==> trial 41: inputs <==
==> flow/design.v <==
module JAM (
input CLK,
input RST,
output reg [2:0] W,
output reg [2:0] J,
input [6:0] Cost,
output reg [3:0] MatchCount,
output reg [9:0] MinCost,
output reg Valid );
reg [2:0] n_state;
reg [2:0] c_state;
reg [2:0] max_index;
reg [2:0] max;
reg [2:0] sortlist [0:7];
reg directions [0:7];
reg sortable;
reg [2:0] list_index;
reg [9:0] cost_sum;
reg [9:0] cost_min;
parameter IDLE          = 3'd0,
          CAL_COST      = 3'd1,
          MIN_CONFIRM   = 3'd2,
          MOVE          = 3'd3,
          FIN           = 3'd4
;
always@(posedge CLK or posedge RST) begin
    if (RST) c_state <= IDLE;
    else c_state <= n_state;
end
always@(*) begin
    case(c_state)
        IDLE : n_state = CAL_COST;
        CAL_COST : n_state = (W == 3'd7) ? MIN_CONFIRM : c_state;
        MIN_CONFIRM : n_state = MOVE;
        MOVE : n_state = (sortable == 1'b0) ? FIN : CAL_COST;
        default : n_state = c_state;
    endcase
end
always @(posedge CLK or posedge RST) begin
    if(RST) list_index <= 3'd0;
    else if(n_state == CAL_COST) list_index <= list_index + 3'd1;
    else list_index <= 3'd0;
end
always @(posedge CLK or posedge RST) begin
    if(RST)begin
        sortlist[0] <= 3'd0;
        sortlist[1] <= 3'd1;
        sortlist[2] <= 3'd2;
        sortlist[3] <= 3'd3;
        sortlist[4] <= 3'd4;
        sortlist[5] <= 3'd5;
        sortlist[6] <= 3'd6;
        sortlist[7] <= 3'd7;
    end
    else if(c_state == MOVE && sortable == 1'b1)begin
        if(directions[sortlist[max_index]] == 1'b0)begin
            sortlist[max_index] <= sortlist[max_index-1];
            sortlist[max_index-1] <= sortlist[max_index];
        end
        else if(directions[sortlist[max_index]] == 1'b1)begin
            sortlist[max_index] <= sortlist[max_index+1];
            sortlist[max_index+1] <= sortlist[max_index];
        end
    end
end
always @(posedge CLK or posedge RST) begin
    if(RST)begin
        directions[0] <= 1'b0;
        directions[1] <= 1'b0;
        directions[2] <= 1'b0;
        directions[3] <= 1'b0;
        directions[4] <= 1'b0;
        directions[5] <= 1'b0;
        directions[6] <= 1'b0;
        directions[7] <= 1'b0;
    end
    else if(c_state == MOVE && sortable == 1'b1)begin
        directions[sortlist[0]] <= (sortlist[max_index] < sortlist[0]) ? ~directions[sortlist[0]] : directions[sortlist[0]];
        directions[sortlist[1]] <= (sortlist[max_index] < sortlist[1]) ? ~directions[sortlist[1]] : directions[sortlist[1]];
        directions[sortlist[2]] <= (sortlist[max_index] < sortlist[2]) ? ~directions[sortlist[2]] : directions[sortlist[2]];
        directions[sortlist[3]] <= (sortlist[max_index] < sortlist[3]) ? ~directions[sortlist[3]] : directions[sortlist[3]];
        directions[sortlist[4]] <= (sortlist[max_index] < sortlist[4]) ? ~directions[sortlist[4]] : directions[sortlist[4]];
        directions[sortlist[5]] <= (sortlist[max_index] < sortlist[5]) ? ~directions[sortlist[5]] : directions[sortlist[5]];
        directions[sortlist[6]] <= (sortlist[max_index] < sortlist[6]) ? ~directions[sortlist[6]] : directions[sortlist[6]];
        directions[sortlist[7]] <= (sortlist[max_index] < sortlist[7]) ? ~directions[sortlist[7]] : directions[sortlist[7]];
    end
end
always @(*) begin
    begin
        max_index = 3'd0;
        max = 3'd0;
        if(max < sortlist[0] && (directions[sortlist[0]] == 1'b1 && sortlist[0] > sortlist[1]))begin
            max = sortlist[0];
            max_index = 3'd0;
        end
        if(max < sortlist[1] &&((directions[sortlist[1]] == 1'b0 && sortlist[1] > sortlist[0])||(directions[sortlist[1]] == 1'b1 && sortlist[1] > sortlist[2])))begin
            max = sortlist[1];
            max_index = 3'd1;
        end
        if(max < sortlist[2] &&((directions[sortlist[2]] == 1'b0 && sortlist[2] > sortlist[1])||(directions[sortlist[2]] == 1'b1 && sortlist[2] > sortlist[3])))begin
            max = sortlist[2];
            max_index = 3'd2;
        end
        if(max < sortlist[3] &&((directions[sortlist[3]] == 1'b0 && sortlist[3] > sortlist[2])||(directions[sortlist[3]] == 1'b1 && sortlist[3] > sortlist[4])))begin
            max = sortlist[3];
            max_index = 3'd3;
        end
        if(max < sortlist[4] &&((directions[sortlist[4]] == 1'b0 && sortlist[4] > sortlist[3])||(directions[sortlist[4]] == 1'b1 && sortlist[4] > sortlist[5])))begin
            max = sortlist[4];
            max_index = 3'd4;
        end
        if(max < sortlist[5] &&((directions[sortlist[5]] == 1'b0 && sortlist[5] > sortlist[4])||(directions[sortlist[5]] == 1'b1 && sortlist[5] > sortlist[6])))begin
            max = sortlist[5];
            max_index = 3'd5;
        end
        if(max < sortlist[6] &&((directions[sortlist[6]] == 1'b0 && sortlist[6] > sortlist[5])||(directions[sortlist[6]] == 1'b1 && sortlist[6] > sortlist[7])))begin
            max = sortlist[6];
            max_index = 3'd6;
        end
        if(max < sortlist[7] &&((directions[sortlist[7]] == 1'b0 && sortlist[7] > sortlist[6])))begin
            max = sortlist[7];
            max_index = 3'd7;
        end
    end
end
always @(*) begin
    sortable = 1'b0;
    sortable = ( directions[sortlist[0]] == 1'b1 && sortlist[0] > sortlist[1]) ? 1'b1 : sortable;
    sortable = ((directions[sortlist[1]] == 1'b0 && sortlist[1] > sortlist[0])||(directions[sortlist[1]] == 1'b1 && sortlist[1] > sortlist[2])) ? 1'b1 : sortable;
    sortable = ((directions[sortlist[2]] == 1'b0 && sortlist[2] > sortlist[1])||(directions[sortlist[2]] == 1'b1 && sortlist[2] > sortlist[3])) ? 1'b1 : sortable;
    sortable = ((directions[sortlist[3]] == 1'b0 && sortlist[3] > sortlist[2])||(directions[sortlist[3]] == 1'b1 && sortlist[3] > sortlist[4])) ? 1'b1 : sortable;
    sortable = ((directions[sortlist[4]] == 1'b0 && sortlist[4] > sortlist[3])||(directions[sortlist[4]] == 1'b1 && sortlist[4] > sortlist[5])) ? 1'b1 : sortable;
    sortable = ((directions[sortlist[5]] == 1'b0 && sortlist[5] > sortlist[4])||(directions[sortlist[5]] == 1'b1 && sortlist[5] > sortlist[6])) ? 1'b1 : sortable;
    sortable = ((directions[sortlist[6]] == 1'b0 && sortlist[6] > sortlist[5])||(directions[sortlist[6]] == 1'b1 && sortlist[6] > sortlist[7])) ? 1'b1 : sortable;
    sortable = ( directions[sortlist[7]] == 1'b0 && sortlist[7] > sortlist[6]) ? 1'b1 : sortable;
end
always @(posedge CLK or posedge RST) begin
    if(RST) W <= 3'd0;
    else if(c_state == CAL_COST) W <= list_index;
end
always @(*) begin
    J = sortlist[W];
end
always @(posedge CLK or posedge RST) begin
    if(RST) cost_sum <= 10'd0;
    else if(c_state == CAL_COST) cost_sum <= cost_sum + Cost;
    else cost_sum <= 10'd0;
end
always @(posedge CLK or posedge RST) begin
    if(RST) cost_min <= 10'd1023;
    else if(c_state == MIN_CONFIRM) cost_min <= (cost_min > cost_sum) ? cost_sum : cost_min;
end
always @(posedge CLK or posedge RST) begin
    if(RST) MinCost <= 10'd0;
    else if(c_state == FIN) MinCost <= cost_min;
end
always @(posedge CLK or posedge RST) begin
    if(RST) MatchCount <= 4'd0;
    else if(c_state == MIN_CONFIRM)begin
        if(cost_min > cost_sum) MatchCount <= 4'd1;
        else if(cost_min == cost_sum) MatchCount <= MatchCount + 4'd1;
    end
end
always @(posedge CLK or posedge RST) begin
    if(RST) Valid <= 1'b0;
    else if(c_state == FIN) Valid <= 1'b1;
end
endmodule
==> flow/run.sh <==
#!/bin/bash
# the make line also repeats each setting of config.mk as NAME=value (left out here)
make -C /OpenROAD-flow-scripts/flow DESIGN_CONFIG=/design/flow/config.mk WORK_HOME=/design/flow/orfs CLKGATE_MAP_FILE= finish
==> flow/config.mk <==
export PLATFORM = sky130hd
export DESIGN_NAME = JAM
export DESIGN_NICKNAME = JAM
export VERILOG_FILES = /design/flow/design.v
export SDC_FILE = /design/flow/constraint.sdc
export NUM_CORES = 4
export LEC_CHECK = 0
export ABC_AREA = 0
export CAP_MARGIN = 20
export CELL_PAD_IN_SITES_DETAIL_PLACEMENT = 0
export CELL_PAD_IN_SITES_GLOBAL_PLACEMENT = 2
export CORE_ASPECT_RATIO = 0.81
export CORE_MARGIN = 9
export CORE_UTILIZATION = 34
export CTS_CLUSTER_DIAMETER = 376
export CTS_CLUSTER_SIZE = 98
export PLACE_DENSITY_LB_ADDON = 0.05
export SETUP_SLACK_MARGIN = 0.32
export SLEW_MARGIN = 5
export TNS_END_PERCENT = 80
==> flow/constraint.sdc <==
create_clock -name core_clock -period 12.4 [get_ports {CLK}]
set_input_delay 2.4800 -clock core_clock [delete_from_list [all_inputs] [get_ports {CLK}]]
set_output_delay 2.4800 -clock core_clock [all_outputs]
set_load 0.01 [all_outputs]
==> build 2 (differences from trial 41) <==
Settings changed: ABC_AREA 0 to unset, CELL_PAD_IN_SITES_DETAIL_PLACEMENT 0 to unset, CELL_PAD_IN_SITES_GLOBAL_PLACEMENT 2 to unset, CORE_ASPECT_RATIO 0.81 to unset, CORE_MARGIN 9 to 2, CORE_UTILIZATION 34 to 61, CTS_CLUSTER_DIAMETER 376 to unset, CTS_CLUSTER_SIZE 98 to unset, PLACE_DENSITY_LB_ADDON 0.05 to unset, SETUP_SLACK_MARGIN 0.32 to unset, SLEW_MARGIN 5 to 20, TNS_END_PERCENT 80 to unset.
==> flow/constraint.sdc (replaced) <==
create_clock -name core_clock -period 8.65 [get_ports {CLK}]
set_input_delay 1.7300 -clock core_clock [delete_from_list [all_inputs] [get_ports {CLK}]]
set_output_delay 1.7300 -clock core_clock [all_outputs]
set_load 0.01 [all_outputs]
==> results <==
Build 2 stopped in global routing. Trial 41 finished with negative setup slack left.
In synthesized area, build 2 and trial 41 do not differ.
Synthesized cell count is the same in build 2 and trial 41.
In build 2 the die area is lower than in trial 41, by 52%.
==> figures <==
Gp weighted congestion: build 2 1.11; trial 41 0.979
Sum of net half-perimeters after detailed placement: build 2 31,200 µm; trial 41 33,400 µm
Run status: build 2 did not finish; trial 41 complete, but fails checks
Stage where the flow stopped: build 2 global routing; trial 41 -
Layout check failures: build 2 -; trial 41 negative setup slack
Resize count post-CTS: build 2 108; trial 41 72
Initial Utilization: build 2 62.9%; trial 41 35.0%
Post-CTS repair timing setup buffer count: build 2 48; trial 41 32
Setup Slack @ Placement: build 2 -4.81 ns; trial 41 -1.13 ns
Total cell area at the placement stage: build 2 11,900 µm²; trial 41 11,600 µm²
Floorplan Core Area: build 2 14,600 µm²; trial 41 26,300 µm²
Placed cell count: build 2 1,582; trial 41 1,680
Overall die area: build 2 16,100 µm²; trial 41 33,400 µm²
Die width: build 2 127 µm; trial 41 201 µm
Die y size: build 2 127 µm; trial 41 166 µm
